===== flow/run.sh =====
#!/bin/bash
# the make line also repeats each setting of config.mk as NAME=value (left out here)
make -C /OpenROAD-flow-scripts/flow DESIGN_CONFIG=/design/flow/config.mk WORK_HOME=/design/flow/orfs CLKGATE_MAP_FILE= finish

===== flow/config.mk =====
export PLATFORM = sky130hd
export DESIGN_NAME = user_proj_mul32
export DESIGN_NICKNAME = user_proj_mul32
export VERILOG_FILES = /design/flow/design.v
export SDC_FILE = /design/flow/constraint.sdc
export NUM_CORES = 4
export LEC_CHECK = 0
export CAP_MARGIN = 20
export CELL_PAD_IN_SITES_GLOBAL_PLACEMENT = 0
export CORE_MARGIN = 2
export CORE_UTILIZATION = 70
export CTS_CLUSTER_DIAMETER = 386
export CTS_CLUSTER_SIZE = 15
export PLACE_DENSITY_LB_ADDON = 0.01
export SETUP_SLACK_MARGIN = 0.36
export SLEW_MARGIN = 20

===== flow/constraint.sdc =====
create_clock -name core_clock -period 2.5 [get_ports {wb_clk_i}]
set_input_delay 0.5000 -clock core_clock [delete_from_list [all_inputs] [get_ports {wb_clk_i}]]
set_output_delay 0.5000 -clock core_clock [all_outputs]
set_load 0.01 [all_outputs]

===== flow/design.v =====
`default_nettype none
module spm #(parameter size = 32)(
    input wire              clk, 
    input wire              rst,
    input wire              clr,
    input wire              y,
    input wire [size-1:0]   x,
    output wire             p
);
    wire[size-1:1] pp;
    wire[size-1:0] xy;
    genvar i;
    CSADD csa0 (.clk(clk), .rst(rst), .clr(clr), .x(x[0]&y), .y(pp[1]), .sum(p));
    generate 
        for(i=1; i<size-1; i=i+1) begin
            CSADD csa (.clk(clk), .rst(rst), .clr(clr), .x(x[i]&y), .y(pp[i+1]), .sum(pp[i]));
        end 
    endgenerate
    TCMP tcmp (.clk(clk), .rst(rst), .clr(clr), .a(x[size-1]&y), .s(pp[size-1]));
endmodule
module CSADD(
    input wire  clk, 
    input wire  rst,
    input wire  clr,
    input wire  x, 
    input wire  y,
    output reg  sum
);
    reg sc;
    wire hsum1, hco1;
    assign hsum1 = y ^ sc;
    assign hco1 = y & sc;
    wire hsum2, hco2;
    assign hsum2 = x ^ hsum1;
    assign hco2 = x & hsum1;
    always @(posedge clk or posedge rst) begin
        if (rst) begin
            sum <= 1'b0;
            sc <= 1'b0;
        end
        else if (clr) begin
            sum <= 1'b0;
            sc <= 1'b0;
        end
        else begin
            sum <= hsum2;
            sc <= hco1 ^ hco2;
        end
    end
endmodule
module TCMP (
    input wire  clk, 
    input wire  rst,
    input wire  clr,
    input wire  a, 
    output reg  s
);
    reg z;
    always @(posedge clk or posedge rst) begin
        if (rst) begin
            s <= 1'b0;
            z <= 1'b0;
        end
        else if (clr) begin
            s <= 1'b0;
            z <= 1'b0;
        end
        else begin
            z <= a | z;
            s <= a ^ z;
        end
    end
endmodule
`default_nettype none
module mul32 (
    input wire          clk,
    input wire          rst,
    input wire          start,
    input wire  [31:0]  mc,
    input wire  [31:0]  mp,
    output reg  [63:0]  p,
    output wire         done
);
    wire        pw;
    reg [31:0]  Y;
    reg [7:0]   cnt, ncnt;
    reg [1:0]   state, nstate;
    localparam  IDLE=0, RUNNING=1, DONE=2;
    always @(posedge clk or posedge rst)
        if(rst)
            state  <= IDLE;
        else 
            state <= nstate;
    always @*
        case(state)
            IDLE    :   if(start) nstate = RUNNING; else nstate = IDLE;
            RUNNING :   if(cnt == 64) nstate = DONE; else nstate = RUNNING; 
            DONE    :   if(start) nstate = RUNNING; else nstate = DONE;
            default :   nstate = IDLE;
        endcase
    always @(posedge clk)
        cnt <= ncnt;
    always @*
        case(state)
            IDLE    :   ncnt = 0;
            RUNNING :   ncnt = cnt + 1;
            DONE    :   ncnt = 0;
            default :   ncnt = 0;
        endcase
    always @(posedge clk or posedge rst)
        if(rst)
            Y <= 32'b0;
        else if((start == 1'b1)) 
            Y <= mp;
        else if(state==RUNNING) 
            Y <= (Y >> 1);
    always @(posedge clk) 
        if(start)
            p <= 64'b0;
        else if(state==RUNNING)
            p <= {pw, p[63:1]};
    wire y = (state==RUNNING) ? Y[0] : 1'b0;
    spm #(.size(32)) spm32(
        .clk(clk),
        .rst(rst),
        .clr(start),
        .x(mc),
        .y(y),
        .p(pw)
    );
    assign done = (state == DONE);
endmodule
`default_nettype none
module user_proj_mul32 
(
    input wb_clk_i,
    input wb_rst_i,
    input wbs_stb_i,
    input wbs_cyc_i,
    input wbs_we_i,
    input [3:0] wbs_sel_i,
    input [31:0] wbs_dat_i,
    input [31:0] wbs_adr_i,
    output reg wbs_ack_o,
    output reg [31:0] wbs_dat_o,
    output [2:0] irq
);
    reg start;
    wire done;
    wire sys_clk;
    localparam MC_OFF = 8'h00, MP_OFF = 8'h04, P0_OFF = 8'h08, P1_OFF = 8'h0C;
    reg  [31:0]         MP, MC;
    wire [63:0]         P;
    wire                valid           = wbs_stb_i & wbs_cyc_i;
    wire                we              = wbs_we_i && valid;
    wire                re              = ~wbs_we_i && valid;
    wire [3:0]          byte_wr_en      = wbs_sel_i & {4{we}}; 
    wire                we_mp_reg       = we & (wbs_adr_i[7:0] == MP_OFF);
    wire                we_mc_reg       = we & (wbs_adr_i[7:0] == MC_OFF);
    wire                re_mp_reg       = re & (wbs_adr_i[7:0] == MP_OFF);
    wire                re_mc_reg       = re & (wbs_adr_i[7:0] == MC_OFF);
    wire                re_p0_reg       = re & (wbs_adr_i[7:0] == P0_OFF);
    wire                re_p1_reg       = re & (wbs_adr_i[7:0] == P1_OFF);
    assign sys_clk = wb_clk_i;
    always @(posedge sys_clk or posedge wb_rst_i) begin  
        if(wb_rst_i)
            MC <= 32'h0;
        else if(we_mc_reg)  
            MC <= wbs_dat_i;
    end
    always @(posedge sys_clk or posedge wb_rst_i) begin  
        if(wb_rst_i)
            MP <= 32'h0;
        else if(we_mp_reg) 
            MP <= wbs_dat_i;
    end 
    always @(posedge sys_clk or posedge wb_rst_i) begin  
        if(wb_rst_i)
            wbs_ack_o <= 0;
        else
        begin
            if ((we_mc_reg || we_mp_reg || (re_p0_reg && done) || (re_p1_reg && done)))
            begin
                wbs_ack_o <=1;
            end
            else 
                wbs_ack_o <=0; 
        end
    end
    always@(posedge sys_clk or posedge wb_rst_i) begin
        if(wb_rst_i)
            wbs_dat_o <= 32'hDEADBEEF;
        else
        begin
            if (re_p0_reg)
                wbs_dat_o <= P[31:0];
            else if (re_p1_reg)
                 wbs_dat_o <= P[63:32];
            else if (re_mp_reg)
                 wbs_dat_o <= MP;
            else if (re_mc_reg)
                 wbs_dat_o <= MC;
            else
               wbs_dat_o <= 32'hDEADBEEF; 
        end
    end
    always @(posedge sys_clk) 
        start <= (we_mp_reg && wbs_ack_o) ? 1'b1 : 1'b0;
    assign irq = 3'b000;	 
    mul32 mul (
        .clk(wb_clk_i),
        .rst(wb_rst_i),
        .start(start),
        .mc(MC),
        .mp(MP),
        .p(P),
        .done(done)
    );
endmodule

==> impl_metrics.csv, run 1 <==
group,metric,value,unit
routing,ant_nets,0,
setup_path,endpoint,"MP[31]",
power_and_ir_drop,power_leader,"sequential cells",
setup_path,worst_ep_arrival_time,2530,ps
logic_synthesis,most_common_cell,"dfrtp_1",
clocking,clkSinkCount,269,
logic_synthesis,netlist.top_cell.by_area,"dfrtp_1",
power_and_ir_drop,p_switching,0.00161,W
place,portBuffers,77,
power_and_ir_drop,seq_power_share,56.9,%
final_timing,period_minus_slack,2150,ps
logic_synthesis,postSynthCellCount,858,
power_and_ir_drop,clk-power,0.00304,W
logic_synthesis,ys_ff,269,
power_and_ir_drop,total_power,0.00766,W
hold_path,min_path_type,"in2async",
final_timing,period_used_share,85.9,%
die,dieHeight,132,um
logic_synthesis,synth-simple-area-share,11.6,%
power_and_ir_drop,internal_power,0.00606,W
logic_synthesis,syn_area_per_cell,13.3,sq um
place,dp_hpwl,14.7,mm
grt,grt_pass1_vias,7439,
clocking,root_buffer,"clkbuf_16",
final_timing,whs,382,ps
setup_path,cp.depth,6,
routing,drt_iter0_drc,390,
setup_path,cp_max_fo,5,
die,die_area,17400,sq um
layout,syn_to_final_growth,17.1,%
setup_path,cp_slowest_stage_delay,590,ps
routing,vias,6841,
layout,fill_cells,784,
power_and_ir_drop,p_comb,0.000258,W
die,fp_util,71.7,%
logic_synthesis,ys_seq_share,55.9,%
grt,grtUsageMet2,48.7,%
routing,drtPass1Iterations,5,
routing,vias_per_cell,5.85,
final_timing,max_freq,466,MHz
clocking,clk_pin_slew,70,ps
logic_synthesis,synth-cells-yosys,858,
power_and_ir_drop,p_seq,0.00436,W
grt,grt_pass1_wl,40.0,mm
place,gp_congestion,0.790,
logic_synthesis,top_cells_by_count,"171 x dfrtp_1, 95 x mux2i_1, 73 x dfxtp_1",
power_and_ir_drop,power-per-cell-area,572,nW/um^2
final_timing,finalHoldViolCount,0,
power_and_ir_drop,leakage,6.17,nW
clocking,clkLatencyLatePin,500,ps
die,io_pins,109,
clocking,cts_tree,"yes",
die,die_width,132,um
layout,regArea,6400,sq um
layout,comb_area,4810,sq um
final_timing,rsz0062_at_grt,"true",
logic_synthesis,ys.flop_type,"dfrtp_1",
setup_path,ff2ff_path_depth,4,
setup_path,end_kind,"register",
final_timing,worst_clock_skew,9.38,ps
job,cap_violations,0,
logic_synthesis,yosys_warnings,4,
setup_path,r2r-start,"mul.Y[0]",
setup_path,startpoint_type,"input pin",
setup_path,cp-startpoint,"wbs_adr_i[7]",
logic_synthesis,yosys.area_share.xor_xnor,0.230,%
layout,final_core_util,84.0,%
logic_synthesis,yosys_area,11400,sq um
setup_path,crit_slowest_cell,"or4b_4",
setup_path,crit_buf_inv,3,
final_timing,tightest_slew,701,ps
routing,wirelength,24.2,mm
setup_path,critical_path.top_delay_family,"simple AND/OR/NAND/NOR gates",
grt,grt_busiest_layer,"met2",
logic_synthesis,edf_count,0,
power_and_ir_drop,swShare,21.0,%
final_timing,setup_violations,0,
final_timing,slew_headroom,53.2,%
routing,wl_per_cell,20.7,um
setup_path,r2r-end,"mul.spm32.genblk1[10].csa.sum",
power_and_ir_drop,peakVddDrop,538,uV
logic_synthesis,syn_area,11400,sq um
layout,nNetsFinal,1046,
job,warnings,57,
logic_synthesis,synth_cell_types,40,
clocking,htreeDepth,1,
setup_path,setup.worst_path.class,"in2reg",
logic_synthesis,top_cell_area_share,37.4,%
clocking,numCtsBuffers,21,
grt,grt_util_all_layers,29.1,%
grt,gr-usage-met1,41.5,%
die,fp.coreArea,15900,sq um
grt,grt_max_degree,66,
logic_synthesis,topCombFamilyByArea,"multiplexers",
die,rows,46,
clocking,clk_path_buf_depth,3,
routing,antennaDiodeCount,0,
grt,grt_overflow,0,
logic_synthesis,adder_share,5.76,%
setup_path,cp_cell_sequence,"dlygate4sd2_1 > or4b_4 > or4_4 > buf_4 > buf_12 > mux2_1",
setup_path,critPathRequiredTime,2880,ps
final_timing,drv_slew,0,
setup_path,worst-r2r-setup-slack,660,ps
routing,drcViolationCount,0,
logic_synthesis,ys_sh_aoi,1.93,%
power_and_ir_drop,p_clk_share,39.7,%
grt,grt.met3_usage,3.96,%
logic_synthesis,async_reset_ff_share,72.9,%
power_and_ir_drop,combPwrFrac,3.4,%
logic_synthesis,area_leaders,"dfrtp_1 37%, dfxtp_1 13%, mux2i_1 8.3%",
outcome,outcome,"complete, no violations",
logic_synthesis,synth.area.mux_share,21.9,%
grt,antenna_found_initial,0,
==> stage by stage <==
stage | setup TNS (ps) | instance area (sq um) | worst slack [ps] | cells
3_3_place_gp | -14470 | 12600 | -238 | 1120
6_report | 0 | 13400 | 354 | 1169
2_1_floorplan | -87550 | 11500 | -512 | 860
5_1_grt | 0 | 13400 | 340 | 1169
3_5_place_dp | -16560 | 12600 | -286 | 1120
4_1_cts | 0 | 13400 | 368 | 1169
==> cell type report <==
type | instances | share of cell area (%)
inverters | 8 | 0.252
clock buffers | 37 | 4.37
multi-input cells | 523 | 35.9
well taps | 216 | 2.02
repair buffers | 116 | 9.65
flip-flops and latches | 269 | 47.8
==> layer usage <==
metal	up-vias	wire, um
met3	43	1110
met1	3537	10500
met5	-	0
met2	193	12200
met4	0	446
li1	3068	-
==> timing repair <==
item / CTS / global route
setup buffers: 7 / 0
hold buffers: 0 / 0
pin swaps: 2 / 1
gates cloned: 5 / 0
gates resized: 24 / 0
endpoints found under the setup margin: 64 / 12
==> run 2, diff against run 1 <==
CELL_PAD_IN_SITES_DETAIL_PLACEMENT = 2   (was not set)
CELL_PAD_IN_SITES_GLOBAL_PLACEMENT = 1   (was 0)
CORE_MARGIN = 3   (was 2)
CTS_CLUSTER_DIAMETER = not set   (was 386)
CTS_CLUSTER_SIZE = not set   (was 15)
GPL_ROUTABILITY_DRIVEN = 0   (was not set)
HOLD_SLACK_MARGIN = 0.28   (was not set)
MAX_ROUTING_LAYER = met5   (was not set)
MIN_ROUTING_LAYER = met1   (was not set)
PLACE_DENSITY_LB_ADDON = 0.03   (was 0.01)
SETUP_SLACK_MARGIN = 0.15   (was 0.36)
SLEW_MARGIN = 0   (was 20)
clock period = 3.19 ns   (was 2.5 ns; I/O delays follow)
==> run 2 against run 1 <==
Net effect: die size rose by 3.1%; area after synthesis did not move; synthesized cell count did not move; the run now fails in detailed placement (3_5_place_dp).
==> impl_metrics.csv, run 2 <==
group,metric,value,unit
logic_synthesis,netlist.top_cell.by_area,"dfrtp_1",
logic_synthesis,area_leaders,"dfrtp_1 37%, dfxtp_1 13%, mux2i_1 8.3%",
logic_synthesis,synth-cells-yosys,858,
logic_synthesis,yosys_warnings,4,
outcome,tool.error,"[ERROR DPL-0033] detailed placement checks failed during check placement.",
logic_synthesis,top_cells_by_count,"171 x dfrtp_1, 95 x mux2i_1, 73 x dfxtp_1",
logic_synthesis,yosys_area,11400,sq um
logic_synthesis,synth_cell_types,40,
logic_synthesis,async_reset_ff_share,72.9,%
die,fp.coreArea,15900,sq um
die,die_area,17900,sq um
logic_synthesis,ys_sh_aoi,1.93,%
outcome,haltStage,"detailed placement (3_5_place_dp)",
logic_synthesis,most_common_cell,"dfrtp_1",
logic_synthesis,syn_area_per_cell,13.3,sq um
logic_synthesis,postSynthCellCount,858,
logic_synthesis,edf_count,0,
place,portBuffers,77,
logic_synthesis,adder_share,5.76,%
die,io_pins,109,
die,rows,46,
logic_synthesis,synth-simple-area-share,11.6,%
logic_synthesis,ys.flop_type,"dfrtp_1",
die,die_width,134,um
logic_synthesis,topCombFamilyByArea,"multiplexers",
logic_synthesis,yosys.area_share.xor_xnor,0.230,%
logic_synthesis,ys_seq_share,55.9,%
logic_synthesis,ys_ff,269,
logic_synthesis,top_cell_area_share,37.4,%
outcome,outcome,"stopped before the end",
die,dieHeight,134,um
logic_synthesis,synth.area.mux_share,21.9,%
die,fp_util,71.7,%
logic_synthesis,syn_area,11400,sq um
## run 2: stage by stage
stage             std cells  hold slack (ps)  area, sq um  setup slack (ps)  power, W
floorplan               860              426        11400              40.0   0.00358
global placement       1119              438        12500               116   0.00368
==> run 3, diff against run 2 <==
CELL_PAD_IN_SITES_DETAIL_PLACEMENT = not set   (was 2)
CORE_MARGIN = 2   (was 3)
CORE_UTILIZATION = 26   (was 70)
CTS_CLUSTER_DIAMETER = 35   (was not set)
GPL_ROUTABILITY_DRIVEN = not set   (was 0)
HOLD_SLACK_MARGIN = not set   (was 0.28)
MAX_ROUTING_LAYER = not set   (was met5)
MIN_ROUTING_LAYER = not set   (was met1)
PLACE_DENSITY = 0.45   (was not set)
PLACE_DENSITY_LB_ADDON = not set   (was 0.03)
SETUP_SLACK_MARGIN = not set   (was 0.15)
SLEW_MARGIN = 20   (was 0)
clock period = 6.8 ns   (was 3.19 ns; I/O delays follow)
==> run 3 against run 2 <==
Net effect: the run now finishes clean; synthesized cell count unchanged; area after synthesis is the same; die size rose to 2.6 times the previous value.
==> impl_metrics.csv, run 3 <==
group,metric,value,unit
logic_synthesis,area_leaders,"dfrtp_1 37%, dfxtp_1 13%, mux2i_1 8.3%",
clocking,cts_hold_buf,0,
hold_path,whs_endpoint,"mul.cnt[0]",
job,cap_violations,0,
final_timing,finalHoldViolCount,0,
setup_path,crit_buf_inv,2,
logic_synthesis,synth-simple-area-share,11.6,%
logic_synthesis,netlist.top_cell.by_area,"dfrtp_1",
final_timing,period_minus_slack,3660,ps
hold_path,worstHoldStart,"mul.cnt[0]",
die,fp_util,26.4,%
routing,drcViolationCount,0,
setup_path,worst_ep_arrival_time,4090,ps
power_and_ir_drop,seq_power_share,31.6,%
routing,vias,6703,
setup_path,critical_path.top_delay_family,"simple AND/OR/NAND/NOR gates",
logic_synthesis,synth-cells-yosys,858,
routing,wirelength,27.4,mm
hold_path,min_path_type,"reg2reg",
grt,grt_max_degree,114,
power_and_ir_drop,combPwrFrac,1.8,%
setup_path,worst-r2r-setup-slack,4310,ps
logic_synthesis,yosys_area,11400,sq um
clocking,htreeDepth,3,
final_timing,setup_violations,0,
logic_synthesis,syn_area,11400,sq um
grt,grt_util_all_layers,12.8,%
logic_synthesis,yosys_warnings,4,
setup_path,endpoint,"MP[30]",
final_timing,period_used_share,53.9,%
logic_synthesis,top_cells_by_count,"171 x dfrtp_1, 95 x mux2i_1, 73 x dfxtp_1",
setup_path,cp-startpoint,"wbs_stb_i",
die,dieHeight,214,um
logic_synthesis,synth_cell_types,40,
clocking,post-cts-setup-buffers,0,
clocking,cts_tree,"yes",
routing,antennaDiodeCount,0,
layout,syn_to_final_growth,33.3,%
final_timing,slew_headroom,43.3,%
logic_synthesis,ys.flop_type,"dfrtp_1",
grt,grt_pass1_vias,7417,
clocking,clk_pin_slew,40,ps
hold_path,whs_path_depth,1,
routing,drtPass1Iterations,4,
logic_synthesis,adder_share,5.76,%
routing,drt_iter0_drc,308,
die,fp.coreArea,43300,sq um
layout,final_core_util,35.2,%
setup_path,cp_max_fo,33,
setup_path,cp.depth,5,
routing,ant_nets,0,
grt,antenna_found_initial,0,
final_timing,max_freq,273,MHz
logic_synthesis,synth.area.mux_share,21.9,%
setup_path,crit_slowest_cell,"clkdlybuf4s50_1",
final_timing,fin_tns_setup,0,ps
setup_path,cp_slowest_stage_delay,660,ps
place,gp_congestion,0.662,
power_and_ir_drop,p_switching,0.00102,W
place,portBuffers,77,
final_timing,whs,461,ps
logic_synthesis,most_common_cell,"dfrtp_1",
setup_path,ff2ff_path_depth,4,
clocking,clk_path_buf_depth,3,
clocking,root_buffer,"clkbuf_16",
setup_path,end_kind,"register",
final_timing,rsz0062_at_grt,"false",
final_timing,tightest_slew,850,ps
clocking,clkLatencyLatePin,560,ps
setup_path,critPathRequiredTime,7230,ps
clocking,clkSinkCount,269,
setup_path,startpoint_type,"input pin",
clocking,numCtsBuffers,69,
logic_synthesis,topCombFamilyByArea,"multiplexers",
logic_synthesis,postSynthCellCount,858,
layout,fill_cells,4252,
power_and_ir_drop,swShare,20.0,%
power_and_ir_drop,p_clk_share,66.6,%
layout,nNetsFinal,1067,
logic_synthesis,edf_count,0,
setup_path,r2r-end,"mul.spm32.genblk1[15].csa.sum",
power_and_ir_drop,clk-power,0.00339,W
power_and_ir_drop,power_leader,"the clock network",
power_and_ir_drop,leakage,6.84,nW
power_and_ir_drop,peakVddDrop,140,uV
final_timing,drv_slew,0,
logic_synthesis,async_reset_ff_share,72.9,%
job,warnings,57,
grt,grt_pass1_wl,44.2,mm
logic_synthesis,ys_ff,269,
clocking,post_cts_resized,0,
final_timing,worst_clock_skew,20.8,ps
outcome,outcome,"complete, no violations",
routing,vias_per_cell,4.19,
setup_path,cp_cell_sequence,"clkdlybuf4s50_1 > or4b_4 > or4_2 > buf_4 > mux2_1",
logic_synthesis,ys_sh_aoi,1.93,%
die,die_width,214,um
power_and_ir_drop,power-per-cell-area,334,nW/um^2
logic_synthesis,syn_area_per_cell,13.3,sq um
logic_synthesis,yosys.area_share.xor_xnor,0.230,%
setup_path,setup.worst_path.class,"in2reg",
logic_synthesis,ys_seq_share,55.9,%
power_and_ir_drop,internal_power,0.00407,W
die,rows,76,
setup_path,r2r-start,"mul.state[2]",
die,io_pins,109,
logic_synthesis,top_cell_area_share,37.4,%
grt,grt_overflow,0,
place,dp_hpwl,15.2,mm
power_and_ir_drop,p_comb,0.0000912,W
die,die_area,45700,sq um
routing,wl_per_cell,17.1,um
power_and_ir_drop,p_seq,0.00161,W
## run 3: area by class of cell
class / count / area (sq um) / area share [%]
clock inverters: 27 / 419 / 2.75
inverters: 8 / 37.5 / 0.246
well taps: 585 / 732 / 4.80
clock buffers: 100 / 2020 / 13.3
flip-flops and latches: 269 / 6400 / 42.0
repair buffers: 89 / 863 / 5.66
multi-input cells: 523 / 4760 / 31.2
## run 3: through the flow
step                      instances  total power, W  area, sq um  worst slack (ps)
after floorplan                 860         0.00168        11400               141
after detailed placement       1474         0.00173        12800              2540
final                          1601         0.00509        15200              3140
after global placement         1474         0.00173        12800              2580
after CTS                      1601         0.00520        15200              3130
after global routing           1601         0.00530        15200              3100
## run 3: metal layers
metal	wire length, um	vias up	global-route usage [%]	share of wire, %
met1	13700	3378	18.4	50
met5	0	-	0	0
li1	-	3159	-	-
met3	1220	42	3.27	4.5
met4	549	0	5.29	2.0
met2	11900	124	18.3	43
==> run 4, diff against run 3 <==
CELL_PAD_IN_SITES_GLOBAL_PLACEMENT = 0   (was 1)
CORE_UTILIZATION = 70   (was 26)
CTS_CLUSTER_DIAMETER = 386   (was 35)
PLACE_DENSITY = 0.58   (was 0.45)
SETUP_SLACK_MARGIN = 0.36   (was not set)
clock period = 2.7 ns   (was 6.8 ns; I/O delays follow)
==> run 4 against run 3 <==
Net effect: global-route usage up 16 points; largest cell class unchanged; first-iteration DRC count up 2.9%; final area shrank 12%; synthesized cell count unchanged; clock-buffer cell count fell by 55; final cell count down 27%; critical path type unchanged; worst setup slack got worse by 2700 ps; critical endpoint is now MC[16]; still clean on timing, DRC and antenna.
==> impl_metrics.csv, run 4 <==
group,metric,value,unit
outcome,outcome,"complete, no violations",
grt,grt_pass1_vias,7608,
power_and_ir_drop,seq_power_share,51.8,%
final_timing,tightest_slew,660,ps
clocking,numCtsBuffers,26,
routing,ant_nets,0,
clocking,clk_path_buf_depth,3,
power_and_ir_drop,leakage,6.20,nW
power_and_ir_drop,clk-power,0.00352,W
routing,vias,6887,
power_and_ir_drop,power_leader,"sequential cells",
clocking,root_buffer,"clkbuf_16",
setup_path,r2r-end,"mul.spm32.genblk1[5].csa.sum",
logic_synthesis,netlist.top_cell.by_area,"dfrtp_1",
die,dieHeight,132,um
final_timing,worst_clock_skew,9.14,ps
setup_path,cp_cell_sequence,"clkdlybuf4s50_1 > or4b_4 > buf_4 > nor4_4 > buf_12 > mux2_2",
final_timing,rsz0062_at_grt,"false",
grt,antenna_found_initial,0,
layout,final_core_util,84.4,%
logic_synthesis,yosys_warnings,4,
logic_synthesis,ys_seq_share,55.9,%
grt,grt_overflow,0,
power_and_ir_drop,p_seq,0.00404,W
clocking,htreeDepth,1,
setup_path,crit_buf_inv,3,
setup_path,ff2ff_path_depth,4,
setup_path,startpoint_type,"input pin",
clocking,post-cts-setup-buffers,0,
routing,wl_per_cell,20.3,um
setup_path,cp.depth,6,
setup_path,crit_slowest_cell,"or4b_4",
die,fp_util,71.7,%
logic_synthesis,synth_cell_types,40,
setup_path,r2r-start,"mul.Y[0]",
layout,finalNonFillerCells,1175,
die,die_area,17400,sq um
place,dp_cells,1127,
logic_synthesis,async_reset_ff_share,72.9,%
routing,drcViolationCount,0,
setup_path,cp_slowest_stage_delay,580,ps
logic_synthesis,area_leaders,"dfrtp_1 37%, dfxtp_1 13%, mux2i_1 8.3%",
power_and_ir_drop,internal_power,0.00621,W
layout,nNetsFinal,1046,
power_and_ir_drop,swShare,20.5,%
final_timing,setup_violations,0,
logic_synthesis,top_cells_by_count,"171 x dfrtp_1, 95 x mux2i_1, 73 x dfxtp_1",
final_timing,max_freq,436,MHz
logic_synthesis,syn_area,11400,sq um
setup_path,setup.worst_path.class,"in2reg",
clocking,cts_hold_buf,0,
setup_path,cp_max_fo,25,
logic_synthesis,topCombFamilyByArea,"multiplexers",
final_timing,period_minus_slack,2290,ps
logic_synthesis,synth-cells-yosys,858,
power_and_ir_drop,p_switching,0.00160,W
logic_synthesis,syn_area_per_cell,13.3,sq um
routing,drtPass1Iterations,4,
power_and_ir_drop,p_clk_share,45.1,%
routing,drt_iter0_drc,317,
final_timing,whs,291,ps
final_timing,period_used_share,85.0,%
power_and_ir_drop,combPwrFrac,3.1,%
setup_path,critical_path.top_delay_family,"buffers and inverters",
die,fp.coreArea,15900,sq um
clocking,clkLatencyLatePin,520,ps
die,rows,46,
job,cap_violations,0,
layout,syn_to_final_growth,17.7,%
logic_synthesis,ys_sh_aoi,1.93,%
clocking,clk_pin_slew,60,ps
hold_path,min_path_type,"in2async",
grt,grt_util_all_layers,28.8,%
setup_path,critPathRequiredTime,3100,ps
setup_path,end_kind,"register",
power_and_ir_drop,p_comb,0.000243,W
grt,grt_max_degree,75,
logic_synthesis,yosys.area_share.xor_xnor,0.230,%
logic_synthesis,adder_share,5.76,%
place,portBuffers,77,
power_and_ir_drop,total_power,0.00781,W
place,dp_hpwl,15.0,mm
logic_synthesis,top_cell_area_share,37.4,%
logic_synthesis,ys_ff,269,
routing,vias_per_cell,5.86,
final_timing,drv_slew,0,
layout,fin_area,13500,sq um
job,warnings,58,
routing,wirelength,23.8,mm
final_timing,slew_headroom,56.0,%
die,io_pins,109,
place,placed_cell_area,12600,sq um
grt,grt_pass1_wl,39.8,mm
clocking,cts_tree,"yes",
power_and_ir_drop,power-per-cell-area,580,nW/um^2
setup_path,cp-startpoint,"wbs_adr_i[1]",
logic_synthesis,synth-simple-area-share,11.6,%
layout,fill_cells,821,
setup_path,worst_ep_arrival_time,2700,ps
die,die_width,132,um
logic_synthesis,most_common_cell,"dfrtp_1",
setup_path,endpoint,"MC[16]",
logic_synthesis,edf_count,0,
logic_synthesis,ys.flop_type,"dfrtp_1",
power_and_ir_drop,peakVddDrop,549,uV
logic_synthesis,yosys_area,11400,sq um
clocking,clkSinkCount,269,
final_timing,finalHoldViolCount,0,
routing,antennaDiodeCount,0,
clocking,post_cts_resized,1,
setup_path,worst-r2r-setup-slack,680,ps
place,gp_congestion,0.782,
logic_synthesis,postSynthCellCount,858,
logic_synthesis,synth.area.mux_share,21.9,%
[run 4: stage by stage]
stage / worst slack [ps] / TNS, ps
6_report: 406 / 0
5_1_grt: 367 / 0
4_1_cts: 437 / 0
3_5_place_dp: -279 / -10310
3_3_place_gp: -266 / -9800
2_1_floorplan: -352 / -60190
[run 4: cell type report]
cell class | instances | area [sq um] | share of cell area (%)
flip-flops and latches | 269 | 6400 | 47.6
well taps | 216 | 270 | 2.01
repair buffers | 111 | 1150 | 8.52
inverters | 8 | 33.8 | 0.251
clock inverters | 3 | 15.0 | 0.112
multi-input cells | 523 | 4760 | 35.4
clock buffers | 45 | 823 | 6.12
[run 4: routing by layer]
layer  part of all wire (%)  vias to the layer above  track usage, %
li1                       -                     3088               -
met1                     43                     3585            39.3
met2                     51                      160            48.8
met3                    3.8                       54            4.38
met4                    2.6                        0            8.88
met5                      0                        -               0
==> run 5, diff against run 4 <==
CAP_MARGIN = 25   (was 20)
CELL_PAD_IN_SITES_DETAIL_PLACEMENT = 1   (was not set)
CELL_PAD_IN_SITES_GLOBAL_PLACEMENT = not set   (was 0)
CORE_ASPECT_RATIO = 0.96   (was not set)
CORE_MARGIN = 3   (was 2)
CORE_UTILIZATION = 40   (was 70)
CTS_CLUSTER_DIAMETER = not set   (was 386)
CTS_CLUSTER_SIZE = 87   (was not set)
GPL_ROUTABILITY_DRIVEN = 0   (was not set)
HOLD_SLACK_MARGIN = -0.02   (was not set)
MAX_ROUTING_LAYER = met5   (was not set)
MIN_ROUTING_LAYER = met2   (was not set)
PLACE_DENSITY = not set   (was 0.58)
PLACE_DENSITY_LB_ADDON = 0.17   (was not set)
SETUP_SLACK_MARGIN = 0.01   (was 0.36)
SLEW_MARGIN = 5   (was 20)
TNS_END_PERCENT = 95   (was not set)
clock period = 4.7 ns   (was 2.7 ns; I/O delays follow)
==> run 5 against run 4 <==
Net effect: final cell count is 13% higher; non-clock buffer count is 18 lower; hold slack better by 180 ps; worst setup slack better by 1300 ps; die size is 76% higher; combinational power is 44% lower; clock-buffer cell count is 3 higher; largest cell class unchanged; highest routed layer is now met5.
==> impl_metrics.csv, run 5 <==
group,metric,value,unit
setup_path,ff2ff_path_depth,4,
die,die_width,179,um
hold_path,worstHoldStart,"mul.cnt[0]",
clocking,cts_hold_buf,0,
layout,final_core_util,48.3,%
power_and_ir_drop,internal_power,0.00376,W
routing,drtPass1Iterations,5,
place,placed_cell_area,12600,sq um
place,place_ws,1180,ps
routing,vias_per_cell,6.69,
logic_synthesis,synth-simple-area-share,11.6,%
place,dp_hpwl,15.1,mm
layout,fin_area,13600,sq um
setup_path,critPathRequiredTime,5130,ps
power_and_ir_drop,p_switching,0.00102,W
clocking,htreeDepth,1,
logic_synthesis,postSynthCellCount,858,
setup_path,worst_ep_arrival_time,3460,ps
power_and_ir_drop,combPwrFrac,2.8,%
place,portBuffers,77,
die,fp.coreArea,28100,sq um
power_and_ir_drop,p_seq,0.00232,W
logic_synthesis,top_cell_area_share,37.4,%
hold_path,whs_endpoint,"mul.cnt[0]",
grt,grt_pass1_wl,40.3,mm
power_and_ir_drop,seq_power_share,48.6,%
clocking,post_cts_resized,0,
clocking,clk_pin_slew,60,ps
clocking,clkLatencyLatePin,550,ps
hold_path,min_path_type,"reg2reg",
logic_synthesis,area_leaders,"dfrtp_1 37%, dfxtp_1 13%, mux2i_1 8.3%",
grt,grt_overflow,0,
die,io_pins,109,
power_and_ir_drop,power_leader,"sequential cells",
hold_path,whs_path_depth,1,
final_timing,tightest_slew,855,ps
power_and_ir_drop,leakage,6.14,nW
logic_synthesis,ys_sh_aoi,1.93,%
setup_path,setup.worst_path.class,"in2reg",
logic_synthesis,adder_share,5.76,%
setup_path,worst-r2r-setup-slack,2500,ps
final_timing,slew_headroom,43.0,%
die,die_area,30700,sq um
final_timing,fin_tns_setup,0,ps
logic_synthesis,most_common_cell,"dfrtp_1",
job,warnings,57,
final_timing,fin_ws,1670,ps
logic_synthesis,yosys_area,11400,sq um
logic_synthesis,top_cells_by_count,"171 x dfrtp_1, 95 x mux2i_1, 73 x dfxtp_1",
clocking,root_buffer,"clkbuf_16",
job,cap_violations,0,
routing,vias,8855,
final_timing,worst_clock_skew,7.43,ps
logic_synthesis,topCombFamilyByArea,"multiplexers",
logic_synthesis,syn_area,11400,sq um
grt,grt_max_degree,112,
power_and_ir_drop,p_comb,0.000135,W
layout,nNetsFinal,1031,
final_timing,rsz0062_at_grt,"false",
setup_path,crit_slowest_cell,"or4_2",
final_timing,period_used_share,64.4,%
logic_synthesis,edf_count,0,
setup_path,cp_cell_sequence,"clkdlybuf4s50_1 > or4b_4 > or4_2 > buf_4 > mux2_4",
routing,drt_iter0_drc,616,
routing,ant_nets,0,
logic_synthesis,ys.flop_type,"dfrtp_1",
final_timing,max_freq,330,MHz
routing,wirelength,24.7,mm
grt,antenna_found_initial,1,
layout,syn_to_final_growth,18.6,%
setup_path,crit_buf_inv,2,
die,fp_util,40.7,%
power_and_ir_drop,clk-power,0.00232,W
setup_path,cp_slowest_stage_delay,660,ps
die,rows,60,
routing,drcViolationCount,0,
clocking,post-cts-setup-buffers,0,
routing,wl_per_cell,18.7,um
setup_path,end_kind,"register",
logic_synthesis,yosys_warnings,4,
outcome,outcome,"complete, no violations",
die,dieHeight,172,um
setup_path,r2r-end,"mul.spm32.genblk1[27].csa.sum",
power_and_ir_drop,power-per-cell-area,352,nW/um^2
setup_path,cp-startpoint,"wbs_adr_i[1]",
final_timing,finalHoldViolCount,0,
logic_synthesis,synth-cells-yosys,858,
power_and_ir_drop,peakVddDrop,266,uV
setup_path,critical_path.top_delay_family,"simple AND/OR/NAND/NOR gates",
logic_synthesis,synth.area.mux_share,21.9,%
power_and_ir_drop,swShare,21.3,%
clocking,clkSinkCount,269,
logic_synthesis,yosys.area_share.xor_xnor,0.230,%
logic_synthesis,ys_seq_share,55.9,%
logic_synthesis,ys_ff,269,
logic_synthesis,async_reset_ff_share,72.9,%
power_and_ir_drop,p_clk_share,48.6,%
setup_path,cp_max_fo,21,
setup_path,r2r-start,"mul.state[2]",
final_timing,setup_violations,0,
setup_path,startpoint_type,"input pin",
clocking,numCtsBuffers,29,
grt,grt_util_all_layers,24.5,%
grt,grt_pass1_vias,10900,
clocking,clk_path_buf_depth,3,
power_and_ir_drop,total_power,0.00478,W
logic_synthesis,netlist.top_cell.by_area,"dfrtp_1",
layout,fill_cells,2858,
final_timing,drv_slew,0,
logic_synthesis,synth_cell_types,40,
final_timing,period_minus_slack,3030,ps
clocking,cts_tree,"yes",
setup_path,cp.depth,5,
setup_path,endpoint,"MP[11]",
logic_synthesis,syn_area_per_cell,13.3,sq um
-- run 5: metrics by stage --
stage	hold slack, ps	std cells
2_1_floorplan	426	860
3_3_place_gp	448	1265
3_5_place_dp	453	1265
4_1_cts	467	1318
5_1_grt	483	1323
6_report	468	1323
-- run 5: per-layer routing --
| layer | vias to the layer above | track usage (%) | wire length (um) |
|---|---|---|---|
| met3 | 90 | 34.8 | 10100 |
| met4 | 2 | 3.29 | 872 |
| li1 | 3027 | - | - |
| met2 | 2347 | 29.5 | 13600 |
| met1 | 3389 | - | 0 |
| met5 | - | 0.801 | 60 |
-- run 5: layout make-up --
class                           count  area, sq um  share of cell area (%)
Antenna cell                        5         12.5                  0.0923
Clock buffer                       48          887                    6.54
Clock inverter                      5         75.1                   0.554
Inverter                            8         33.8                   0.249
Multi-Input combinational cell    523         4760                    35.1
Sequential cell                   269         6400                    47.2
Tap cell                          372          465                    3.43
Timing Repair Buffer               93          918                    6.77
==> run 6, diff against run 5 <==
CAP_MARGIN = 20   (was 25)
CELL_PAD_IN_SITES_DETAIL_PLACEMENT = not set   (was 1)
CORE_ASPECT_RATIO = not set   (was 0.96)
CORE_MARGIN = 2   (was 3)
CTS_CLUSTER_SIZE = not set   (was 87)
GPL_ROUTABILITY_DRIVEN = not set   (was 0)
HOLD_SLACK_MARGIN = not set   (was -0.02)
MAX_ROUTING_LAYER = not set   (was met5)
MIN_ROUTING_LAYER = not set   (was met2)
PLACE_DENSITY_LB_ADDON = not set   (was 0.17)
SETUP_SLACK_MARGIN = not set   (was 0.01)
SLEW_MARGIN = 20   (was 5)
TNS_END_PERCENT = not set   (was 95)
clock period = 4.05 ns   (was 4.7 ns; I/O delays follow)
==> run 6 against run 5 <==
Net effect: still clean on timing, DRC and antenna; clock skew rose by 6.2 ps; sequential cell count stayed put; area after synthesis unchanged; largest cell class unchanged.
==> impl_metrics.csv, run 6 <==
group,metric,value,unit
job,warnings,55,
final_timing,max_freq,362,MHz
power_and_ir_drop,peakVddDrop,250,uV
logic_synthesis,syn_area_per_cell,13.3,sq um
layout,final_core_util,48.4,%
logic_synthesis,ys_seq_share,55.9,%
logic_synthesis,yosys.area_share.xor_xnor,0.230,%
power_and_ir_drop,internal_power,0.00420,W
grt,grt_pass1_vias,6808,
routing,vias_per_cell,4.88,
layout,fill_cells,2479,
grt,grt_max_degree,71,
power_and_ir_drop,seq_power_share,50.8,%
power_and_ir_drop,power_leader,"sequential cells",
hold_path,whs_endpoint,"mul.cnt[0]",
setup_path,crit_buf_inv,2,
setup_path,critical_path.top_delay_family,"simple AND/OR/NAND/NOR gates",
final_timing,period_used_share,68.2,%
die,io_pins,109,
clocking,post_cts_resized,0,
logic_synthesis,postSynthCellCount,858,
routing,wl_per_cell,16.6,um
logic_synthesis,yosys_warnings,4,
grt,grt_overflow,0,
clocking,cts_hold_buf,0,
setup_path,endpoint,"MP[30]",
setup_path,cp_cell_sequence,"clkdlybuf4s50_1 > or4b_4 > or4_2 > buf_4 > mux2_1",
logic_synthesis,synth-simple-area-share,11.6,%
final_timing,drv_slew,0,
die,dieHeight,173,um
grt,grt_pass1_wl,37.1,mm
setup_path,r2r-start,"mul.state[2]",
clocking,numCtsBuffers,28,
final_timing,finalHoldViolCount,0,
layout,syn_to_final_growth,18.3,%
setup_path,cp-startpoint,"wbs_adr_i[1]",
hold_path,whs_path_depth,1,
setup_path,startpoint_type,"input pin",
layout,fin_area,13500,sq um
hold_path,min_path_type,"reg2reg",
setup_path,cp.depth,5,
setup_path,worst-r2r-setup-slack,1850,ps
logic_synthesis,async_reset_ff_share,72.9,%
power_and_ir_drop,clk-power,0.00246,W
logic_synthesis,ys_sh_aoi,1.93,%
place,portBuffers,77,
logic_synthesis,synth-cells-yosys,858,
routing,drt_iter0_drc,349,
setup_path,cp_slowest_stage_delay,640,ps
logic_synthesis,most_common_cell,"dfrtp_1",
outcome,outcome,"complete, no violations",
setup_path,end_kind,"register",
clocking,post-cts-setup-buffers,0,
clocking,clk_path_buf_depth,3,
place,placed_cell_area,12600,sq um
final_timing,worst_clock_skew,13.7,ps
logic_synthesis,top_cells_by_count,"171 x dfrtp_1, 95 x mux2i_1, 73 x dfxtp_1",
routing,vias,6474,
setup_path,setup.worst_path.class,"in2reg",
logic_synthesis,yosys_area,11400,sq um
setup_path,r2r-end,"mul.spm32.genblk1[12].csa.sum",
power_and_ir_drop,p_switching,0.00111,W
setup_path,critPathRequiredTime,4460,ps
logic_synthesis,area_leaders,"dfrtp_1 37%, dfxtp_1 13%, mux2i_1 8.3%",
place,gp_congestion,0.699,
die,die_width,173,um
place,place_ws,752,ps
logic_synthesis,ys_ff,269,
final_timing,fin_tns_setup,0,ps
final_timing,setup_violations,0,
layout,regArea,6400,sq um
routing,ant_nets,0,
setup_path,cp_max_fo,19,
logic_synthesis,adder_share,5.76,%
logic_synthesis,synth.area.mux_share,21.9,%
logic_synthesis,top_cell_area_share,37.4,%
die,fp.coreArea,27900,sq um
power_and_ir_drop,swShare,20.9,%
power_and_ir_drop,p_clk_share,46.3,%
layout,nNetsFinal,1033,
final_timing,tightest_slew,840,ps
die,rows,61,
final_timing,period_minus_slack,2760,ps
clocking,clkLatencyLatePin,530,ps
setup_path,ff2ff_path_depth,4,
routing,drcViolationCount,0,
die,fp_util,40.9,%
setup_path,crit_slowest_cell,"or4_2",
final_timing,fin_ws,1290,ps
logic_synthesis,ys.flop_type,"dfrtp_1",
logic_synthesis,syn_area,11400,sq um
routing,drtPass1Iterations,6,
power_and_ir_drop,p_comb,0.000155,W
power_and_ir_drop,combPwrFrac,2.9,%
routing,wirelength,22.0,mm
grt,grt_util_all_layers,15.1,%
power_and_ir_drop,p_seq,0.00270,W
clocking,cts_tree,"yes",
logic_synthesis,netlist.top_cell.by_area,"dfrtp_1",
layout,comb_area,4760,sq um
die,die_area,30000,sq um
clocking,clk_pin_slew,60,ps
setup_path,worst_ep_arrival_time,3170,ps
power_and_ir_drop,power-per-cell-area,393,nW/um^2
logic_synthesis,topCombFamilyByArea,"multiplexers",
place,dp_hpwl,13.8,mm
job,cap_violations,0,
grt,antenna_found_initial,1,
clocking,root_buffer,"clkbuf_16",
logic_synthesis,synth_cell_types,40,
clocking,clkSinkCount,269,
logic_synthesis,edf_count,0,
final_timing,slew_headroom,43.9,%
power_and_ir_drop,leakage,6.12,nW
hold_path,worstHoldStart,"mul.cnt[0]",
final_timing,rsz0062_at_grt,"false",
clocking,htreeDepth,1,
==> run 6: layout make-up <==
class                   instances  share of cell area, %
flip-flops and latches        269                   47.4
diodes                          1                 0.0185
clock buffers                  47                   6.09
clock inverters                 5                  0.370
well taps                     378                   3.50
repair buffers                 96                   7.20
inverters                       8                  0.250
multi-input cells             523                   35.2
==> run 6: routing by layer <==
layer	up-vias	wire [um]	track usage, %	share of wire (%)
met2	92	10100	23.4	46
met1	3300	10800	22.3	49
li1	3051	-	-	-
met5	-	0	0	0
met3	31	758	2.55	3.4
met4	0	360	3.81	1.6
==> run 6: stage by stage <==
step                hold slack [ps]  cells  total power [W]
finish                          468   1327          0.00531
floorplan                       426    860          0.00282
detailed placement              462   1273          0.00291
CTS                             477   1325          0.00537
global route                    492   1327          0.00550
global placement                449   1273          0.00291
==> run 7, diff against run 6 <==
CELL_PAD_IN_SITES_GLOBAL_PLACEMENT = 0   (was not set)
CORE_UTILIZATION = 69   (was 40)
CTS_CLUSTER_DIAMETER = 35   (was not set)
CTS_CLUSTER_SIZE = 80   (was not set)
PLACE_DENSITY_LB_ADDON = 0.02   (was not set)
SETUP_SLACK_MARGIN = 0.74   (was not set)
clock period = 2.55 ns   (was 4.05 ns; I/O delays follow)
==> run 7 against run 6 <==
Net effect: sequential cell count unchanged; global-route usage grew 17 points; die size fell by 41%; area after synthesis did not move; highest routed layer unchanged; critical path depth increased by 3; synthesized cell count unchanged; non-clock buffer count rose by 32; utilization increased by 39 points; register-to-register slack got worse by 1100 ps.
==> impl_metrics.csv, run 7 <==
group,metric,value,unit
outcome,outcome,"complete, no violations",
logic_synthesis,ys_sh_aoi,1.93,%
logic_synthesis,netlist.top_cell.by_area,"dfrtp_1",
final_timing,worst_clock_skew,16.6,ps
die,die_width,133,um
logic_synthesis,area_leaders,"dfrtp_1 37%, dfxtp_1 13%, mux2i_1 8.3%",
setup_path,worst_ep_arrival_time,2480,ps
grt,grt_max_degree,82,
setup_path,cp_common_cell,"buf_6",
grt,grt_overflow,0,
final_timing,rsz0062_at_grt,"true",
setup_path,startpoint_type,"input pin",
power_and_ir_drop,clk-power,0.00529,W
routing,antennaDiodeCount,0,
layout,syn_to_final_growth,25.6,%
power_and_ir_drop,seq_power_share,43.5,%
setup_path,cp_cell_sequence,"buf_8 > or4b_4 > buf_6 > nor4_4 > buf_6 > buf_12 > buf_16 > mux2_4",
setup_path,setup.worst_path.class,"in2reg",
final_timing,finalHoldViolCount,0,
logic_synthesis,top_cell_area_share,37.4,%
clocking,cts_hold_buf,0,
clocking,clkSinkCount,269,
clocking,clk_path_buf_depth,3,
clocking,cts_tree,"yes",
logic_synthesis,adder_share,5.76,%
logic_synthesis,ys_ff,269,
logic_synthesis,yosys_area,11400,sq um
logic_synthesis,synth-cells-yosys,858,
routing,drtPass1Iterations,5,
routing,ant_nets,0,
logic_synthesis,async_reset_ff_share,72.9,%
logic_synthesis,top_cells_by_count,"171 x dfrtp_1, 95 x mux2i_1, 73 x dfxtp_1",
die,io_pins,109,
place,gp_congestion,0.769,
job,cap_violations,0,
setup_path,critPathRequiredTime,2940,ps
final_timing,period_used_share,82.1,%
final_timing,fin_ws,457,ps
die,fp.coreArea,16400,sq um
layout,comb_area,4910,sq um
clocking,htreeDepth,2,
layout,nNetsFinal,1075,
setup_path,critical_path.top_delay_family,"simple AND/OR/NAND/NOR gates",
grt,grt_util_all_layers,31.7,%
power_and_ir_drop,internal_power,0.00764,W
power_and_ir_drop,power_leader,"the clock network",
clocking,clkLatencyLatePin,520,ps
final_timing,fin_tns_setup,0,ps
power_and_ir_drop,p_switching,0.00220,W
logic_synthesis,most_common_cell,"dfrtp_1",
clocking,clk_pin_slew,60,ps
routing,drt_iter0_drc,567,
die,die_area,17600,sq um
power_and_ir_drop,combPwrFrac,2.7,%
routing,wirelength,27.3,mm
die,fp_util,69.7,%
clocking,numCtsBuffers,38,
setup_path,ff2ff_path_depth,4,
grt,antenna_found_initial,0,
setup_path,endpoint,"MC[16]",
logic_synthesis,ys_seq_share,55.9,%
layout,final_core_util,87.5,%
logic_synthesis,synth-simple-area-share,11.6,%
setup_path,cp.depth,8,
die,rows,47,
setup_path,cp-startpoint,"wbs_adr_i[0]",
routing,wl_per_cell,22.4,um
logic_synthesis,yosys.area_share.xor_xnor,0.230,%
setup_path,worst-r2r-setup-slack,790,ps
power_and_ir_drop,swShare,22.4,%
logic_synthesis,syn_area,11400,sq um
setup_path,end_kind,"register",
layout,regArea,6400,sq um
place,dp_hpwl,14.9,mm
power_and_ir_drop,peakVddDrop,673,uV
logic_synthesis,syn_area_per_cell,13.3,sq um
logic_synthesis,topCombFamilyByArea,"multiplexers",
setup_path,cp_max_fo,5,
power_and_ir_drop,p_comb,0.000265,W
hold_path,min_path_type,"in2async",
power_and_ir_drop,leakage,6.67,nW
logic_synthesis,synth_cell_types,40,
final_timing,drv_slew,0,
final_timing,period_minus_slack,2090,ps
routing,vias_per_cell,5.99,
logic_synthesis,postSynthCellCount,858,
die,dieHeight,133,um
final_timing,max_freq,478,MHz
setup_path,crit_buf_inv,5,
place,place_ws,-209,ps
grt,grt_pass1_wl,43.4,mm
grt,grt_pass1_vias,7969,
final_timing,setup_violations,0,
logic_synthesis,synth.area.mux_share,21.9,%
clocking,root_buffer,"clkbuf_16",
job,warnings,58,
setup_path,r2r-start,"mul.state[2]",
layout,fill_cells,694,
logic_synthesis,ys.flop_type,"dfrtp_1",
place,portBuffers,77,
routing,drcViolationCount,0,
logic_synthesis,yosys_warnings,4,
power_and_ir_drop,p_clk_share,53.8,%
power_and_ir_drop,power-per-cell-area,686,nW/um^2
setup_path,r2r-end,"mul.spm32.genblk1[16].csa.sum",
setup_path,cp_slowest_stage_delay,560,ps
power_and_ir_drop,p_seq,0.00428,W
logic_synthesis,edf_count,0,
setup_path,crit_slowest_cell,"or4b_4",
routing,vias,7290,
run 7: what timing repair did:
| action | CTS | global route |
|---|---|---|
| pin swaps | 4 | 3 |
| cloned | 5 | 0 |
| setup endpoints to repair | 157 | 76 |
| resized | 79 | 18 |
| buffers inserted | 10 | 2 |
run 7: metal layers:
layer,vias to the layer above,global-route usage [%],part of all wire (%)
met5,-,0,0
met2,263,53.3,52
met1,3806,42.4,40
li1,3155,-,-
met4,0,10.6,3.1
met3,66,5.63,5.3
run 7: cell type report:
type | instances | area share, %
clock buffer | 45 | 7.40
clock inverter | 25 | 1.66
inverter | 8 | 0.235
multi-input combinational | 523 | 34.2
sequential | 269 | 44.6
tap | 220 | 1.92
timing repair buffer | 128 | 9.99
run 7: through the flow:
stage | hold slack (ps) | power [W] | std cells | cell area, sq um
2_1_floorplan | 426 | 0.00449 | 860 | 11600
3_3_place_gp | 441 | 0.00461 | 1131 | 12800
3_5_place_dp | 455 | 0.00462 | 1131 | 12800
4_1_cts | 297 | 0.00985 | 1216 | 14300
5_1_grt | 310 | 0.0101 | 1218 | 14400
6_report | 300 | 0.00984 | 1218 | 14400
==> run 8, diff against run 7 <==
CELL_PAD_IN_SITES_DETAIL_PLACEMENT = 1   (was not set)
CELL_PAD_IN_SITES_GLOBAL_PLACEMENT = not set   (was 0)
CORE_UTILIZATION = 40   (was 69)
CTS_CLUSTER_DIAMETER = not set   (was 35)
CTS_CLUSTER_SIZE = 87   (was 80)
MAX_ROUTING_LAYER = met4   (was not set)
MIN_ROUTING_LAYER = met2   (was not set)
PLACE_DENSITY_LB_ADDON = 0.17   (was 0.02)
SETUP_SLACK_MARGIN = not set   (was 0.74)
clock period = 10.0 ns   (was 2.55 ns; I/O delays follow)
==> run 8 against run 7 <==
Net effect: global-route usage is 6.5 points lower; die size is 70% higher; area after synthesis stayed put; critical path type unchanged; final cell count is 8.8% higher; routed wire length is 12% lower; register-to-register slack better by 6800 ps; synthesized cell count stayed put; sequential share of layout area is 2.7 points higher; largest cell class unchanged; first-iteration DRC count is 20% higher; final area is 5.7% lower.
==> impl_metrics.csv, run 8 <==
group,metric,value,unit
setup_path,startpoint_type,"input pin",
final_timing,drv_slew,0,
power_and_ir_drop,p_clk_share,49.2,%
logic_synthesis,ys_seq_share,55.9,%
clocking,post-cts-setup-buffers,0,
setup_path,r2r-start,"mul.state[2]",
logic_synthesis,async_reset_ff_share,72.9,%
grt,grt_util_all_layers,25.2,%
setup_path,ff2ff_path_depth,4,
setup_path,crit_slowest_cell,"or4_2",
routing,drtPass1Iterations,5,
logic_synthesis,syn_area,11400,sq um
setup_path,worst_ep_arrival_time,4890,ps
grt,grt_pass1_vias,10600,
routing,wl_per_cell,18.2,um
final_timing,finalHoldViolCount,0,
logic_synthesis,ys_sh_aoi,1.93,%
final_timing,worst_clock_skew,15.9,ps
place,dp_hpwl,14.5,mm
logic_synthesis,ys_ff,269,
power_and_ir_drop,power-per-cell-area,168,nW/um^2
place,gp_congestion,0.651,
final_timing,rsz0062_at_grt,"false",
die,die_area,30000,sq um
clocking,cts_tree,"yes",
grt,grt_overflow,0,
die,fp_util,40.9,%
final_timing,period_used_share,44.7,%
setup_path,r2r-end,"mul.spm32.genblk1[9].csa.sum",
final_timing,setup_violations,0,
job,cap_violations,0,
setup_path,cp_slowest_stage_delay,970,ps
clocking,clkLatencyLatePin,550,ps
logic_synthesis,edf_count,0,
power_and_ir_drop,internal_power,0.00179,W
layout,nNetsFinal,1026,
logic_synthesis,netlist.top_cell.by_area,"dfrtp_1",
setup_path,endpoint,"MP[30]",
setup_path,setup.worst_path.class,"in2reg",
power_and_ir_drop,swShare,21.1,%
power_and_ir_drop,p_seq,0.00109,W
logic_synthesis,ys.flop_type,"dfrtp_1",
logic_synthesis,yosys.area_share.xor_xnor,0.230,%
job,warnings,58,
setup_path,end_kind,"register",
die,fp.coreArea,27900,sq um
logic_synthesis,syn_area_per_cell,13.3,sq um
logic_synthesis,top_cells_by_count,"171 x dfrtp_1, 95 x mux2i_1, 73 x dfxtp_1",
grt,grt_max_degree,140,
setup_path,critPathRequiredTime,10420,ps
place,portBuffers,77,
setup_path,worst-r2r-setup-slack,7550,ps
grt,antenna_found_initial,1,
final_timing,max_freq,224,MHz
logic_synthesis,yosys_area,11400,sq um
logic_synthesis,yosys_warnings,4,
setup_path,crit_buf_inv,2,
logic_synthesis,most_common_cell,"dfrtp_1",
power_and_ir_drop,seq_power_share,48.1,%
final_timing,tightest_slew,1030,ps
clocking,post_cts_resized,0,
logic_synthesis,topCombFamilyByArea,"multiplexers",
routing,vias_per_cell,6.62,
hold_path,min_path_type,"reg2reg",
die,dieHeight,173,um
routing,ant_nets,0,
logic_synthesis,synth-cells-yosys,858,
die,io_pins,109,
logic_synthesis,postSynthCellCount,858,
final_timing,fin_tns_setup,0,ps
power_and_ir_drop,combPwrFrac,2.7,%
routing,drt_iter0_drc,678,
logic_synthesis,synth.area.mux_share,21.9,%
final_timing,slew_headroom,31.1,%
die,rows,61,
clocking,clkSinkCount,269,
layout,syn_to_final_growth,18.4,%
power_and_ir_drop,power_leader,"the clock network",
setup_path,cp_cell_sequence,"clkdlybuf4s50_1 > or4b_4 > or4_2 > buf_4 > mux2_1",
power_and_ir_drop,p_switching,0.000478,W
final_timing,period_minus_slack,4470,ps
logic_synthesis,synth_cell_types,40,
hold_path,worstHoldStart,"mul.cnt[0]",
power_and_ir_drop,clk-power,0.00112,W
hold_path,whs_path_depth,1,
power_and_ir_drop,p_comb,0.0000605,W
logic_synthesis,top_cell_area_share,37.4,%
clocking,numCtsBuffers,29,
logic_synthesis,adder_share,5.76,%
die,die_width,173,um
logic_synthesis,synth-simple-area-share,11.6,%
power_and_ir_drop,peakVddDrop,94.7,uV
logic_synthesis,area_leaders,"dfrtp_1 37%, dfxtp_1 13%, mux2i_1 8.3%",
routing,drcViolationCount,0,
outcome,outcome,"complete, no violations",
routing,vias,8774,
setup_path,critical_path.top_delay_family,"simple AND/OR/NAND/NOR gates",
clocking,root_buffer,"clkbuf_16",
clocking,cts_hold_buf,0,
setup_path,cp-startpoint,"wbs_adr_i[1]",
clocking,htreeDepth,1,
hold_path,whs_endpoint,"mul.cnt[0]",
routing,wirelength,24.1,mm
layout,final_core_util,48.4,%
clocking,clk_pin_slew,60,ps
setup_path,cp_max_fo,20,
setup_path,cp.depth,5,
grt,grt_pass1_wl,39.1,mm
clocking,clk_path_buf_depth,3,
power_and_ir_drop,leakage,6.13,nW
run 8: area by class of cell:
cell class,count,area (sq um)
sequential,269,6400
clock inverter,10,128
fill,2873,14400
multi-input combinational,523,4760
timing repair buffer,88,843
clock buffer,43,870
tap,378,473
antenna,6,15.0
inverter,8,37.5
run 8: metrics by stage:
| stage | hold WS, ps | total power (W) | instances | instance area, sq um | setup slack (ps) |
|---|---|---|---|---|---|
| 2_1_floorplan | 426 | 0.00114 | 860 | 11400 | 2700 |
| 3_3_place_gp | 447 | 0.00117 | 1266 | 12500 | 5000 |
| 3_5_place_dp | 457 | 0.00117 | 1266 | 12500 | 4990 |
| 4_1_cts | 485 | 0.00229 | 1319 | 13500 | 5540 |
| 5_1_grt | 498 | 0.00234 | 1324 | 13500 | 5430 |
| 6_report | 476 | 0.00227 | 1325 | 13500 | 5530 |
run 8: routing by layer:
layer	global-route usage, %	vias up	wire (um)
li1	-	3014	-
met1	-	3379	0
met2	29.5	2322	13600
met3	33.3	59	9980
met4	3.25	0	539
met5	-	-	0
==> run 9, diff against run 8 <==
ABC_AREA = 1   (was not set)
CAP_MARGIN = 30   (was 20)
CELL_PAD_IN_SITES_DETAIL_PLACEMENT = not set   (was 1)
CORE_ASPECT_RATIO = 1.31   (was not set)
CORE_UTILIZATION = 72   (was 40)
CTS_CLUSTER_DIAMETER = 177   (was not set)
CTS_CLUSTER_SIZE = 10   (was 87)
MAX_ROUTING_LAYER = not set   (was met4)
MIN_ROUTING_LAYER = not set   (was met2)
PLACE_DENSITY = 0.41   (was not set)
PLACE_DENSITY_LB_ADDON = not set   (was 0.17)
SETUP_SLACK_MARGIN = 0.74   (was not set)
SLEW_MARGIN = 40   (was 20)
clock period = 2.5 ns   (was 10.0 ns; I/O delays follow)
==> run 9 against run 8 <==
Net effect: routed wire length rose by 15%; synthesized cell count rose by 56%; die size fell by 42%; combinational power rose to 4.4 times the previous value; via count rose by 7.3%; clock skew fell by 8.1 ps; non-clock buffer count rose by 23; clock-buffer cell count rose by 13.
==> impl_metrics.csv, run 9 <==
group,metric,value,unit
routing,drt_iter0_drc,1036,
die,rows,53,
setup_path,r2r-end,"mul.spm32.genblk1[28].csa.sum",
setup_path,cp.depth,1,
grt,grt_util_all_layers,33.1,%
final_timing,finalHoldViolCount,0,
clocking,root_buffer,"clkbuf_16",
setup_path,r2r-start,"mul.state[2]",
setup_path,cp_max_fo,2,
final_timing,whs,316,ps
setup_path,endpoint,"wbs_ack_o",
logic_synthesis,synth-cells-yosys,1337,
grt,grt_overflow,0,
logic_synthesis,yosys_area,11700,sq um
die,dieHeight,150,um
setup_path,crit_slowest_cell,"dfrtp_1",
logic_synthesis,adder_share,5.61,%
logic_synthesis,synth.area.mux_share,0,%
setup_path,end_kind,"output pin",
routing,wl_per_cell,16.9,um
routing,drcViolationCount,0,
clocking,clkSinkCount,269,
die,die_width,116,um
routing,wirelength,27.7,mm
layout,nNetsFinal,1505,
power_and_ir_drop,combPwrFrac,3.1,%
place,dp_cells,1586,
logic_synthesis,ys.flop_type,"dfrtp_1",
die,fp.coreArea,16000,sq um
logic_synthesis,ys_sh_aoi,10.5,%
final_timing,setup_violations,0,
power_and_ir_drop,seq_power_share,50.9,%
setup_path,ff2ff_path_depth,6,
hold_path,min_path_type,"in2async",
power_and_ir_drop,internal_power,0.00676,W
final_timing,slew_headroom,54.6,%
logic_synthesis,syn_area_per_cell,8.78,sq um
clocking,cts_tree,"yes",
power_and_ir_drop,p_seq,0.00437,W
setup_path,cp-startpoint,"wbs_ack_o",
routing,vias_per_cell,5.73,
layout,comb_area,4270,sq um
logic_synthesis,topCombFamilyByArea,"simple AND/OR/NAND/NOR gates",
power_and_ir_drop,leakage,6.57,nW
routing,ant_nets,0,
job,warnings,59,
final_timing,fin_tns_setup,0,ps
setup_path,crit_buf_inv,1,
final_timing,tightest_slew,681,ps
layout,regArea,6400,sq um
logic_synthesis,synth-simple-area-share,20.2,%
grt,grt_pass1_wl,45.1,mm
routing,drtPass1Iterations,6,
setup_path,worst-r2r-setup-slack,830,ps
setup_path,setup.worst_path.class,"reg2out",
clocking,htreeDepth,1,
place,gp_congestion,0.854,
clocking,clkLatencyLatePin,540,ps
setup_path,startpoint_type,"register",
power_and_ir_drop,clk-power,0.00395,W
clocking,cts_hold_buf,0,
clocking,clk_path_buf_depth,3,
power_and_ir_drop,power-per-cell-area,636,nW/um^2
setup_path,cp_cell_sequence,"clkdlybuf4s15_1",
logic_synthesis,top_cell_area_share,36.4,%
logic_synthesis,ys_ff,269,
logic_synthesis,syn_area,11700,sq um
final_timing,worst_clock_skew,7.81,ps
logic_synthesis,postSynthCellCount,1337,
die,io_pins,109,
die,die_area,17400,sq um
logic_synthesis,edf_count,0,
power_and_ir_drop,p_comb,0.000266,W
power_and_ir_drop,peakVddDrop,588,uV
setup_path,cp_slowest_stage_delay,410,ps
power_and_ir_drop,power_leader,"sequential cells",
logic_synthesis,yosys_warnings,4,
job,cap_violations,0,
final_timing,fin_ws,795,ps
setup_path,critical_path.top_delay_family,"flip-flops",
final_timing,max_freq,587,MHz
final_timing,rsz0062_at_grt,"false",
layout,fill_cells,925,
logic_synthesis,yosys.area_share.xor_xnor,0,%
clocking,post-cts-setup-buffers,0,
layout,final_core_util,84.5,%
setup_path,worst_ep_arrival_time,1200,ps
place,place_ws,320,ps
power_and_ir_drop,swShare,21.2,%
final_timing,period_used_share,68.2,%
layout,finalNonFillerCells,1642,
die,fp_util,73.5,%
grt,grt_pass1_vias,9150,
grt,antenna_found_initial,0,
logic_synthesis,most_common_cell,"nor2_1",
place,dp_hpwl,17.3,mm
place,portBuffers,77,
clocking,numCtsBuffers,30,
layout,syn_to_final_growth,15.0,%
logic_synthesis,synth_cell_types,33,
grt,grt_max_degree,89,
logic_synthesis,ys_seq_share,54.5,%
outcome,outcome,"complete, no violations",
logic_synthesis,netlist.top_cell.by_area,"dfrtp_1",
final_timing,period_minus_slack,1700,ps
routing,antennaDiodeCount,0,
power_and_ir_drop,p_clk_share,46.0,%
final_timing,drv_slew,0,
routing,vias,9413,
logic_synthesis,async_reset_ff_share,72.9,%
logic_synthesis,top_cells_by_count,"281 x nor2_1, 171 x dfrtp_1, 171 x inv_1",
clocking,clk_pin_slew,60,ps
power_and_ir_drop,p_switching,0.00182,W
logic_synthesis,area_leaders,"dfrtp_1 36%, dfxtp_1 12%, nor2_1 9.0%",
setup_path,critPathRequiredTime,2000,ps
-- run 9: timing repair --
action | CTS | global route
setup endpoints to repair | 36 | 21
hold endpoints to repair | 0 | 0
gates resized | 100 | 8
-- run 9: cell type report --
type,instances,share of cell area [%]
Tap cell,220,2.04
Timing Repair Buffer,111,7.59
Sequential cell,269,47.4
Multi-Input combinational cell,812,31.7
Inverter,174,4.86
Clock buffer,56,6.44
-- run 9: per-layer routing --
layer  wire [um]  vias to the layer above  track usage (%)
li1            -                     4359                -
met3        1980                       74             4.47
met1       11300                     4548             46.3
met4         769                        0             10.4
met5           0                        -                0
met2       13700                      432             54.4
-- run 9: stage by stage --
stage / instance area [sq um] / total power [W]
floorplan: 11800 / 0.00458
global placement: 12700 / 0.00471
detailed placement: 12800 / 0.00472
CTS: 13500 / 0.00860
global route: 13500 / 0.00882
finish: 13500 / 0.00858
Power is estimated from default activity; no workload was simulated.
